==> inputs of run a <==
// mul_op
module mul_op #(parameter INPUTS = 2,
		parameter OUTPUTS = 1,
		parameter DATA_IN_SIZE = 32,
		parameter DATA_OUT_SIZE = 32)
		(
		input clk,
		input rst,
		input [INPUTS * (DATA_IN_SIZE)- 1 : 0]data_in_bus,
		input [INPUTS - 1 : 0]valid_in_bus,
		output [INPUTS - 1 : 0] ready_in_bus,
		output [OUTPUTS * (DATA_OUT_SIZE) - 1 : 0]data_out_bus,
		output [OUTPUTS - 1 : 0]valid_out_bus,
		input 	[OUTPUTS - 1 : 0] ready_out_bus
);
	localparam LATENCY = 4;
	wire [2 * DATA_OUT_SIZE - 1 : 0] temp_result;
	wire join_valid;
	wire buff_valid, oehb_valid, oehb_ready;
	wire oehb_dataOut, oehb_datain;
	joinC #(.N(INPUTS)) add_fork(.valid_in(valid_in_bus), .ready_in(ready_in_bus), .valid_out(join_valid), .ready_out(oehb_ready));
	mul_4_stage multiply_unit (.clk(clk), .ce(oehb_ready), .a(data_in_bus[0 * DATA_IN_SIZE +: DATA_IN_SIZE]), .b(data_in_bus[1 * DATA_IN_SIZE +: DATA_IN_SIZE]), .p(data_out_bus[0 * DATA_OUT_SIZE +: DATA_OUT_SIZE]));
	delay_buffer #(.SIZE(LATENCY - 1))delay_buff(.clk(clk), .rst(rst), .valid_in(join_valid), .ready_in(oehb_ready), .valid_out(buff_valid));
	OEHB #(.INPUTS(1), .OUTPUTS(1), .DATA_IN_SIZE(1), .DATA_OUT_SIZE(1)) oehb_buffer (.clk(clk), .rst(rst),
  ...
Settings: LEC_CHECK=0, ABC_AREA=1, CAP_MARGIN=20, CELL_PAD_IN_SITES_DETAIL_PLACEMENT=1, CORE_ASPECT_RATIO=1.13, CORE_MARGIN=9, CORE_UTILIZATION=40, GPL_ROUTABILITY_DRIVEN=0, MAX_ROUTING_LAYER=met4, SLEW_MARGIN=30; clock period 7.01 ns.
run.sh (not shown) runs the stock make flow with config.mk's settings and CLKGATE_MAP_FILE=.
==> inputs of run b, as changes to run a <==
ABC_AREA = default   (was 1)
CELL_PAD_IN_SITES_DETAIL_PLACEMENT = default   (was 1)
CORE_ASPECT_RATIO = default   (was 1.13)
CORE_MARGIN = 2   (was 9)
CORE_UTILIZATION = 72   (was 40)
GPL_ROUTABILITY_DRIVEN = default   (was 0)
MAX_ROUTING_LAYER = default   (was met4)
PLACE_DENSITY_LB_ADDON = 0.26   (was default)
SETUP_SLACK_MARGIN = 0.13   (was default)
SLEW_MARGIN = 20   (was 30)
==> flow/constraint.sdc (replaced) <==
create_clock -name core_clock -period 7.14 [get_ports {clk}]
set_input_delay 1.4280 -clock core_clock [delete_from_list [all_inputs] [get_ports {clk}]]
set_output_delay 1.4280 -clock core_clock [all_outputs]
set_load 0.01 [all_outputs]
==> run summary <==
run metrics: status complete, no violations, final WL 62.92 mm, Comb gates 1,440, yosys xor share under 10%, Critical Path RT 7.26 ns, met3 GRT Util between 2 and 3%, critical path launch point multiply_unit.b_reg[7]$_DFFE_PN_, Min Hold Slack 0.4199 ns, Yosys top cell by instances inv_1, Die Y roughly 270 microns, 1st-iter DRT viols slightly below 1,000, placed instance count 3,268, final cell area excluding filler cells 0.02495 sq mm, Area leader share 37.26%
the above is filed under run a

==> run summary <==
run metrics: Die Y roughly 170 microns, yosys xor share ~3.5%, final WL 50.73 mm, final cell area excluding filler cells 0.02361 sq mm, floorplan core density 72.86%, Min Hold Slack 0.4197 ns, met3 GRT Util 7.283%, Worst Hold End multiply_unit.q2[1]$_DFFE_PN_, Critical Path RT 7.34 ns, 1st-iter DRT viols 1,241, Area leader share 39.27%, Yosys top cell by instances fa_1, critical path launch point multiply_unit.a_reg[12]$_DFFE_PN_, status complete, no violations, placed instance count between 2,000 and 2,500
the above is filed under run b


---

==> nickel <==
==> flow/design.v <==
module joinC #(parameter N = 5)(
	input [N - 1 : 0] valid_in,
	output reg  [N - 1 : 0] ready_in,
	output valid_out,
	input ready_out
);
	assign valid_out = &valid_in; 
	reg[N - 1 : 0] singleValid;
	integer i, j;
	always @(*)begin
		for(i = 0; i < N; i = i + 1)begin
			singleValid[i] = 1;
			for(j = 0; j < N; j = j + 1)
				if(i != j)
					singleValid[i] = singleValid[i] & valid_in[j];
		end
		for(i = 0; i < N; i = i + 1)begin
			ready_in[i] = singleValid[i] & ready_out;
		end
	end
endmodule
module OEHB #(parameter INPUTS = 1,
		parameter OUTPUTS = 1,
		parameter DATA_IN_SIZE = 32,
		parameter DATA_OUT_SIZE = 32)
	(
		input clk,
		input rst,
		input [INPUTS * (DATA_IN_SIZE)- 1 : 0]data_in_bus,
		input [INPUTS - 1 : 0]valid_in_bus,
		output [INPUTS - 1 : 0] ready_in_bus,
		output [OUTPUTS * (DATA_OUT_SIZE) - 1 : 0]data_out_bus,
		output reg [OUTPUTS - 1 : 0]valid_out_bus,
		input 	[OUTPUTS - 1 : 0] ready_out_bus
);
	wire reg_en;
	reg [DATA_IN_SIZE - 1 : 0] data_reg;
	always@(posedge clk, posedge rst)
		if(rst)
			valid_out_bus[0] <= 0;
		else
			valid_out_bus[0] <= valid_in_bus[0] | ~ready_in_bus[0];
	always@(posedge clk, posedge rst)
		if(rst)
			data_reg <= 0;
		else if(reg_en)
			data_reg <= data_in_bus[0 * DATA_IN_SIZE +: DATA_IN_SIZE];
	assign data_out_bus[0 * DATA_OUT_SIZE +: DATA_OUT_SIZE] = data_reg;
	assign ready_in_bus[0] = ~valid_out_bus[0] | ready_out_bus[0];
	assign reg_en = ready_in_bus[0] & valid_in_bus[0];
endmodule
module delay_buffer #(parameter SIZE = 32) (
	input clk, rst,
	input valid_in, ready_in,
	output valid_out
);
	reg [SIZE - 1 : 0] shift_reg;
	always @(posedge clk)begin
		if(ready_in | rst)
			shift_reg[0] <= valid_in;
	end
	always @(posedge clk)begin
		if(rst)
			shift_reg[SIZE - 1 : 1] <= 0;
		else if(ready_in)
			shift_reg[SIZE - 1 : 1] <= shift_reg[SIZE - 2 : 0];
	end
	assign valid_out = shift_reg[SIZE - 1];
endmodule
module mul_4_stage (
	input clk, ce,
	input[31 : 0] a,
	input [31 : 0] b,
	output [31 : 0] p
);
	reg [31 : 0] a_reg, b_reg, q0, q1, q2;
	wire [63 : 0] mul_wire;
	assign mul_wire = a_reg * b_reg;
	wire [31 : 0] mul;
	assign mul = mul_wire[31 : 0];
	always @(posedge clk)
		if(ce)begin
			a_reg <= a;
			b_reg <= b;
			q0 <= mul;
			q1 <= q0;
			q2 <= q1;
		end
	assign p = q2;
endmodule
module mul_op #(parameter INPUTS = 2,
		parameter OUTPUTS = 1,
		parameter DATA_IN_SIZE = 32,
		parameter DATA_OUT_SIZE = 32)
		(
		input clk,
		input rst,
		input [INPUTS * (DATA_IN_SIZE)- 1 : 0]data_in_bus,
		input [INPUTS - 1 : 0]valid_in_bus,
		output [INPUTS - 1 : 0] ready_in_bus,
		output [OUTPUTS * (DATA_OUT_SIZE) - 1 : 0]data_out_bus,
		output [OUTPUTS - 1 : 0]valid_out_bus,
		input 	[OUTPUTS - 1 : 0] ready_out_bus
);
	localparam LATENCY = 4;
	wire [2 * DATA_OUT_SIZE - 1 : 0] temp_result;
	wire join_valid;
	wire buff_valid, oehb_valid, oehb_ready;
	wire oehb_dataOut, oehb_datain;
	joinC #(.N(INPUTS)) add_fork(.valid_in(valid_in_bus), .ready_in(ready_in_bus), .valid_out(join_valid), .ready_out(oehb_ready));
	mul_4_stage multiply_unit (.clk(clk), .ce(oehb_ready), .a(data_in_bus[0 * DATA_IN_SIZE +: DATA_IN_SIZE]), .b(data_in_bus[1 * DATA_IN_SIZE +: DATA_IN_SIZE]), .p(data_out_bus[0 * DATA_OUT_SIZE +: DATA_OUT_SIZE]));
	delay_buffer #(.SIZE(LATENCY - 1))delay_buff(.clk(clk), .rst(rst), .valid_in(join_valid), .ready_in(oehb_ready), .valid_out(buff_valid));
	OEHB #(.INPUTS(1), .OUTPUTS(1), .DATA_IN_SIZE(1), .DATA_OUT_SIZE(1)) oehb_buffer (.clk(clk), .rst(rst),
										 .data_in_bus(1'b0), .valid_in_bus(buff_valid), .ready_in_bus(oehb_ready),
										 .data_out_bus(oehb_dataOut), .valid_out_bus(valid_out_bus[0]), .ready_out_bus(ready_out_bus[0]));
endmodule
==> flow/run.sh <==
#!/bin/bash
# the make line also repeats each setting of config.mk as NAME=value (left out here)
make -C /OpenROAD-flow-scripts/flow DESIGN_CONFIG=/design/flow/config.mk WORK_HOME=/design/flow/orfs CLKGATE_MAP_FILE= finish
==> flow/config.mk <==
export PLATFORM = sky130hd
export DESIGN_NAME = mul_op
export DESIGN_NICKNAME = mul_op
export VERILOG_FILES = /design/flow/design.v
export SDC_FILE = /design/flow/constraint.sdc
export NUM_CORES = 4
export LEC_CHECK = 0
export CAP_MARGIN = 20
export CELL_PAD_IN_SITES_GLOBAL_PLACEMENT = 2
export CORE_MARGIN = 2
export CORE_UTILIZATION = 57
export CTS_CLUSTER_DIAMETER = 215
export CTS_CLUSTER_SIZE = 69
export MAX_ROUTING_LAYER = met5
export MIN_ROUTING_LAYER = met1
export SETUP_SLACK_MARGIN = 0.15
export SLEW_MARGIN = 20
export TNS_END_PERCENT = 5
==> flow/constraint.sdc <==
create_clock -name core_clock -period 4.42 [get_ports {clk}]
set_input_delay 0.8840 -clock core_clock [delete_from_list [all_inputs] [get_ports {clk}]]
set_output_delay 0.8840 -clock core_clock [all_outputs]
set_load 0.01 [all_outputs]
==> tundra: changes against nickel <==
CELL_PAD_IN_SITES_GLOBAL_PLACEMENT = not set   (was 2)
CORE_UTILIZATION = 40   (was 57)
CTS_CLUSTER_DIAMETER = not set   (was 215)
CTS_CLUSTER_SIZE = not set   (was 69)
MAX_ROUTING_LAYER = not set   (was met5)
MIN_ROUTING_LAYER = not set   (was met1)
SETUP_SLACK_MARGIN = not set   (was 0.15)
TNS_END_PERCENT = not set   (was 5)
==> flow/constraint.sdc (replaced) <==
create_clock -name core_clock -period 7.52 [get_ports {clk}]
set_input_delay 1.5040 -clock core_clock [delete_from_list [all_inputs] [get_ports {clk}]]
set_output_delay 1.5040 -clock core_clock [all_outputs]
set_load 0.01 [all_outputs]
==> delta: changes against nickel <==
CELL_PAD_IN_SITES_GLOBAL_PLACEMENT = not set   (was 2)
CORE_UTILIZATION = 70   (was 57)
CTS_CLUSTER_DIAMETER = not set   (was 215)
CTS_CLUSTER_SIZE = not set   (was 69)
MAX_ROUTING_LAYER = not set   (was met5)
MIN_ROUTING_LAYER = not set   (was met1)
SETUP_SLACK_MARGIN = 0.13   (was 0.15)
TNS_END_PERCENT = not set   (was 5)
==> flow/constraint.sdc (replaced) <==
create_clock -name core_clock -period 7.14 [get_ports {clk}]
set_input_delay 1.4280 -clock core_clock [delete_from_list [all_inputs] [get_ports {clk}]]
set_output_delay 1.4280 -clock core_clock [all_outputs]
set_load 0.01 [all_outputs]
==> results <==
| quantity | tundra | delta | nickel |
|---|---|---|---|
| Cell seen most often among critical-path stages | sky130_fd_sc_hd__fa_1 | sky130_fd_sc_hd__fa_1 | - |
| RSZ-0062 raised after global routing | false | true | true |
| Area of the core | 51,400 sq um | 29,500 sq um | 35,700 sq um |
| Drt wl/cell | 17.9 um | 20.7 um | 19.4 um |
| Resize count post-CTS | 0 | 2 | 38 |
| RD Place Congestion | 0.880 | 0.920 | 0.874 |
| Area grow syn2layout | 12.1% | 16.9% | 20.5% |
| Outcome | finished clean | finished clean | failed layout checks |
| Layout check failures | - | - | setup timing |
| Die Y-Extent | 232 um | 176 um | 195 um |
| Data required time of the critical path | 7.87 ns | 7.35 ns | 4.62 ns |
| Place WS | 0.350 ns | -0.00123 ns | -2.45 ns |
| Total number of nets in the final design | 2,570 | 2,688 | 2,751 |
| Std-Cell Rows | 83 | 63 | 69 |
| Router iterations before antenna repair | 5 | 5 | 7 |
| Worst Tran Pin Value | 1.05 ns | 1.05 ns | 0.952 ns |
